## build 87
// conv_engine
module conv_engine(
    input         clk,
    input         reset,
    input         en_ctrl,
    output [15:0] s_addr,
    output [15:0] w_addr,
    output [15:0] b_addr,
    input  [7:0]  signal,
    input  [7:0]  weight,
    input  [7:0]  bias,
    output [15:0] save_addr,
    output [7:0]  convout,
    output        en_write,
    output        finish
);
    wire s_convout, en_save, en_sum;
    wire en_mac, en_sat, en_mult_r;
    conv_ctrl groundctrl (
        .clk(clk),
        .reset(reset),
        .en_ctrl(en_ctrl),
        .s_addr(s_addr),
        .w_addr(w_addr),
        .b_addr(b_addr),
        .save_addr(save_addr),
        .en_sum(en_sum),
        .en_save(en_save),
        .en_write(en_write),
        .s_convout(s_convout),
        .en_sat(en_sat),
        .en_mac(en_mac),
        .en_mult_r(en_mult_r),
        .finish(finish)
    );
    convolve conv (
        .clk(clk),
        .reset(reset),
        .clken(en_mac),
        .s_convout(en_write),
        .en_sat(en_sat),
        .en_mult_r(en_mult_r),
        .bias(bias),
        .signal(signal),
        .weight(weight),
        .convout(convout)
    );
endmodule
Size in the first run: ~2,400 cells after synthesis, about 200 flip-flops, about 100 I/O pins.
make LEC_CHECK=0 ABC_AREA=1 CAP_MARGIN=20 CORE_MARGIN=2 CORE_UTILIZATION=72 CTS_CLUSTER_DIAMETER=371 CTS_CLUSTER_SIZE=94 PLACE_DENSITY=0.35 SLEW_MARGIN=20 finish   # period 6.31 ns
run.sh (not shown) runs the stock make flow with config.mk's settings and CLKGATE_MAP_FILE=.
Build 87: full flow OK, the timing, design-rule and antenna checks passed
Relative to build 87, the following input files were edited for build 28:
- CORE_UTILIZATION now 68, was 72
- ABC_AREA no longer set, was 1
- PLACE_DENSITY no longer set, was 0.35
- CTS_CLUSTER_DIAMETER no longer set, was 371
- CTS_CLUSTER_SIZE no longer set, was 94
- the clock period (ns, I/O delays scaled along) now 7.45, was 6.31
--- outcome ---
- The final layouts of build 28 and build 87 pass the timing, design-rule and antenna checks.
- Met2 usage in global routing, build 28 and build 87: smaller value in build 28
- Critical path depth, build 28 and build 87: smaller value in build 28
- Relative to build 87, the vertical extent of the die measured on build 28 has increased slightly.
- Between build 87 and build 28, clock skew increased.
- Portion of total power attributed to the clock network for build 28: 6.0 points up relative to build 87
- Compared with build 87, in build 28 placed standard-cell area lower; final cell count lower; register area roughly the same.
- On sequential share of layout area: build 28 sits above build 87.
Relative to build 28, the following input files were edited for build 24:
- a change of CORE_UTILIZATION from 68 to 17
- a change of the clock period (ns, I/O delays scaled along) from 7.45 to 8.44
Notes after the runs:
Of the two values seen for first element of the critical path, signal[1] was produced by build 28 and weight[4] by build 24.
Placement-stage worst setup slack: build 24 > build 28
Between build 24 and build 28, the maximum fanout encountered on the critical timing path is higher for build 24.
Row met3 track demand over resource in global routing: build 24 lower / build 28 higher
Delta (build 24 minus build 28): clock buffer instance count of the final layout went up by 1, residual DRC count was more or less identical.
> inputs changed (build 24 -> build 29)
- CTS_CLUSTER_SIZE now 37, previously not set
- CTS_CLUSTER_DIAMETER now 359, previously not set
- CORE_UTILIZATION now 68, was 17
- the clock period (ns, I/O delays scaled along) now 6.05, was 8.44
==> results <==
In build 29 the implementation ran to completion but is not tape-out ready, as the final checks report setup timing.
Compared with build 24, internal power in build 29 increased by more than half.
Number of buffers outside the clock class in the layout: build 29 > build 24
Wire length of the first global-routing pass down about 1.2% in build 29 wrt build 24
Build 24 has a higher number of fillers in the final layout than build 29.
Higher power goes to build 29 over build 24.
In the flow results for build 29 and build 24, the part of the power in registers is larger on build 24.
Looking at horizontal extent of the die across build 29 and build 24, the one that comes out higher is build 24.
Run comparison: build 24 beginning of the critical path weight[4]; build 29 beginning of the critical path signal[1]
Compared with build 24, placement density in the core of build 29 is higher.
Compared build 29 vs build 24, and sequential share of layout area is down in build 29.
Comparing build 24 against build 29, there is no change at all in synthesized area.
Relative to build 29, the following input files were edited for build 46:
- SETUP_SLACK_MARGIN now -0.36, previously not set
- CTS_CLUSTER_DIAMETER now 100, was 359
- CORE_UTILIZATION now 72, was 68
- CTS_CLUSTER_SIZE no longer set, was 37
- PLACE_DENSITY_LB_ADDON now 0.25, previously not set
- the clock period (ns, I/O delays scaled along) now 5.49, was 6.05
[summary]
Nothing crashed in build 46 and all stages finished; the problem is that the final layout failed, the offending checks being setup timing.
Count of inserted antenna diode cells sits higher in build 46 than in build 29.
Re global-route wire length before repair: build 46 is about 24% up on build 29.
Of build 46 and build 29, the higher final cell count belongs to build 46.
Build 46 gives less number of clock buffers in the layout than build 29 did.
Remaining max-slew budget at the tightest pin delta for build 46 relative to build 29: 23 points lower
Via-per-instance ratio ended up 23% higher on build 46 than on build 29.
Build 46 packs its core tighter than build 29.
Edits applied to the flow inputs when going from build 46 to build 39:
- putting ABC_AREA at 1 where nothing was set
- putting CTS_CLUSTER_SIZE at 94 where nothing was set
- clearing CTS_CLUSTER_DIAMETER, which used to be 100
- swapping 72 for 63 in CORE_UTILIZATION
- clearing SETUP_SLACK_MARGIN, which used to be -0.36
- putting PLACE_DENSITY at 0.35 where nothing was set
- clearing PLACE_DENSITY_LB_ADDON, which used to be 0.25
- swapping 5.49 for 4.69 in the clock period (ns, I/O delays scaled along)
Finished, but not clean: build 39, with setup timing. Routed wire length: build 39 lower than build 46. From build 46 to build 39 the numbers moved as follows: signed area change from the synthesized netlist to the final layout increased 13 points, placed wire-length estimate after detailed placement increased about 5%.
Power is estimated from default activity; no workload was simulated.
